==> inputs of try-sierra <==
Design Classic_Pong_Top, start of the top module:
module Classic_Pong_Top (
    input clk_i,
    input rst_i,
    input UART_RX_i,
    input sw1_i,
    input sw2_i,
    input sw3_i,
    input sw4_i,
    output VGA_Hsync_o,
    output VGA_Vsync_o,
    output VGA_Red_0_o,
    output VGA_Red_1_o,
    output VGA_Red_2_o,
    output VGA_Grn_0_o,
    output VGA_Grn_1_o,
    output VGA_Grn_2_o,
    output VGA_Blu_0_o,
    output VGA_Blu_1_o,
    output VGA_Blu_2_o
);
export LEC_CHECK = 0
export ABC_AREA = 1
export CAP_MARGIN = 20
export CORE_MARGIN = 2
export CORE_UTILIZATION = 72
export CTS_CLUSTER_DIAMETER = 371
export CTS_CLUSTER_SIZE = 14
export PLACE_DENSITY_LB_ADDON = 0.08
export SETUP_SLACK_MARGIN = 1.49
export SLEW_MARGIN = 20
create_clock -name core_clock -period 5.31 [get_ports {clk_i}]
run.sh (not shown) runs the stock make flow with config.mk's settings and CLKGATE_MAP_FILE=.
==> try-cedar: changes against try-sierra <==
Settings changed: CTS_CLUSTER_DIAMETER 371 to not set, CTS_CLUSTER_SIZE 14 to not set, PLACE_DENSITY_LB_ADDON 0.08 to not set, SETUP_SLACK_MARGIN 1.49 to not set.
==> flow/constraint.sdc (replaced) <==
create_clock -name core_clock -period 5.45 [get_ports {clk_i}]
set_input_delay 1.0900 -clock core_clock [delete_from_list [all_inputs] [get_ports {clk_i}]]
set_output_delay 1.0900 -clock core_clock [all_outputs]
set_load 0.01 [all_outputs]
==> try-ember: changes against try-sierra <==
Settings changed: GPL_TIMING_DRIVEN set to 0, TNS_END_PERCENT set to 35.
==> results <==
	try-ember	try-cedar	try-sierra
Outcome	timing/DRC/antenna clean	timing/DRC/antenna clean	timing/DRC/antenna clean
Clock network power share	0.413	0.498	0.412
Number of buffers created by CTS	26	35	26
Normalized max-slew margin	0.451	0.500	0.419
First-pass GRT wire length	71800 um	68700 um	68100 um
Launch instance of the worst min-delay path	VGA_Sync_Porch_Inst.blu_video_r[1]	Pong_Top_Inst.Hsync_o	Pong_Top_Inst.VGA_Sync_Count_Inst.Hsync_o
Worst setup skew after layout	0.0156 ns	0.0229 ns	0.0233 ns
Clk power	1.73 mW	2.37 mW	1.71 mW
Combinational power	0.110 mW	0.0942 mW	0.0955 mW
Crit-path most repeated cell	-	nand2_1	nand2_1
Cell Pwr Density	219 mW/mm^2	246 mW/mm^2	220 mW/mm^2
Routed vias	16800	16400	16400
Time the final worst path needs with I/O delays and setup	3.08 ns	3.07 ns	3.02 ns
Post-DP HPWL	31500 um	28300 um	29000 um
Largest stage delay, worst path	0.52 ns	0.59 ns	0.55 ns
Critical path peak fanout	6	10	10
Number of DRC violations after detailed-routing iteration 0	1388	1287	1330
Final Hold Slack	0.411 ns	0.401 ns	0.402 ns
Clk Latency, worst-skew pair	0.54 ns	0.53 ns	0.55 ns
Crit path required time	5.78 ns	5.90 ns	5.74 ns
Non-clk buf share	0.0232	0.0105	0.0107
Post-place instance area	0.0185 sq mm	0.0182 sq mm	0.0182 sq mm
Met2 track demand over resource in global routing	0.577	0.544	0.551
Main power-consuming group	registers	clock	registers
Level count of the clock H-tree	1	2	1
Seq. pwr	2.35 mW	2.30 mW	2.35 mW
Vias per Instance	5.76	5.66	5.72

==> job 9190 <==
Classic_Pong_Top again, from the RTL that the note above started with.
clock: 9.01 ns
lec_check: 0
abc_area: 1
cap_margin: 20
cell_pad_in_sites_global_placement: 2
core_aspect_ratio: 0.61
core_margin: 2
core_utilization: 20
cts_cluster_diameter: 147
cts_cluster_size: 19
gpl_routability_driven: 0
max_routing_layer: met4
place_density: 0.6
setup_slack_margin: 0.87
slew_margin: 20
==> job 8744 (differences from job 9190) <==
Settings changed: CELL_PAD_IN_SITES_GLOBAL_PLACEMENT 2 to default, CORE_ASPECT_RATIO 0.61 to default, CORE_UTILIZATION 20 to 72, CTS_CLUSTER_DIAMETER 147 to default, CTS_CLUSTER_SIZE 19 to 15, MAX_ROUTING_LAYER met4 to default, PLACE_DENSITY 0.6 to default, PLACE_DENSITY_LB_ADDON from default to 0.01, SETUP_SLACK_MARGIN 0.87 to -0.14.
==> flow/constraint.sdc (replaced) <==
create_clock -name core_clock -period 5.31 [get_ports {clk_i}]
set_input_delay 1.0620 -clock core_clock [delete_from_list [all_inputs] [get_ports {clk_i}]]
set_output_delay 1.0620 -clock core_clock [all_outputs]
set_load 0.01 [all_outputs]
==> job 1257 (differences from job 9190) <==
Settings changed: ABC_AREA 1 to default, CELL_PAD_IN_SITES_GLOBAL_PLACEMENT 2 to default, CORE_ASPECT_RATIO 0.61 to default, CORE_UTILIZATION 20 to 66, CTS_CLUSTER_DIAMETER 147 to default, CTS_CLUSTER_SIZE 19 to default, GPL_ROUTABILITY_DRIVEN 0 to default, MAX_ROUTING_LAYER met4 to default, PLACE_DENSITY 0.6 to default, SETUP_SLACK_MARGIN 0.87 to default.
==> flow/constraint.sdc (replaced) <==
create_clock -name core_clock -period 10.7 [get_ports {clk_i}]
set_input_delay 2.1400 -clock core_clock [delete_from_list [all_inputs] [get_ports {clk_i}]]
set_output_delay 2.1400 -clock core_clock [all_outputs]
set_load 0.01 [all_outputs]
==> results <==
quantity                                                                                           job 8744               job 9190                  job 1257
Wire length of the first global-routing pass                                                        69.2 mm                81.5 mm                   54.0 mm
Hold path startpoint                                                                  Pong_Top_Inst.Hsync_o  Pong_Top_Inst.Hsync_o  Pong_Top_Inst.state_r[1]
WP depth                                                                                                 17                      1                         1
XOR/XNOR Fraction of Synth Area                                                                       3.97%                  3.97%                     12.9%
Category of the worst setup path capture point                                                     register            output port               output port
R2R depth                                                                                                17                     17                        13
Status                                                                             timing/DRC/antenna clean  timing/DRC/antenna clean  timing/DRC/antenna clean
Worst endpoint data arrival time                                                                    3.38 ns                1.62 ns                   1.58 ns
Height of the die                                                                               162 microns            238 microns               160 microns
Core Density at Floorplan                                                                             73.5%                  20.2%                     66.5%
Clock-pin slew of the registers on the worst-case setup and hold paths                              0.06 ns                0.09 ns                   0.06 ns
Synth-to-layout area growth                                                                           8.03%                  10.9%                     9.61%
Register-to-register path setup slack                                                               2.33 ns                5.73 ns                   7.16 ns
Number of cells after detailed placement                                                              2,842                  3,693                     2,145
Maximum resistive drop on vdd                                                                    0.000262 V            0.0000856 V                0.000128 V
Clock network power                                                                               0.00234 W             0.000945 W                 0.00118 W
Critical path endpoint                                                  Pong_Top_Inst.Ball_Inst.Ball_Y_o[5]            VGA_Red_2_o               VGA_Blu_0_o
Clock insertion delay at the later pin of the skew report                                           0.52 ns                0.56 ns                   0.51 ns
Seq area share                                                                                        32.2%                  31.4%                     35.5%
Met3 routed wirelength                                                                              2.00 mm                2.03 mm               953 microns
Actual slew at the worst max-slew pin                                                              0.794 ns               0.804 ns                  0.993 ns
Crit-path max FO                                                                                         10                      9                         9
No activity file was given, so power comes from the tool's default toggle rates.
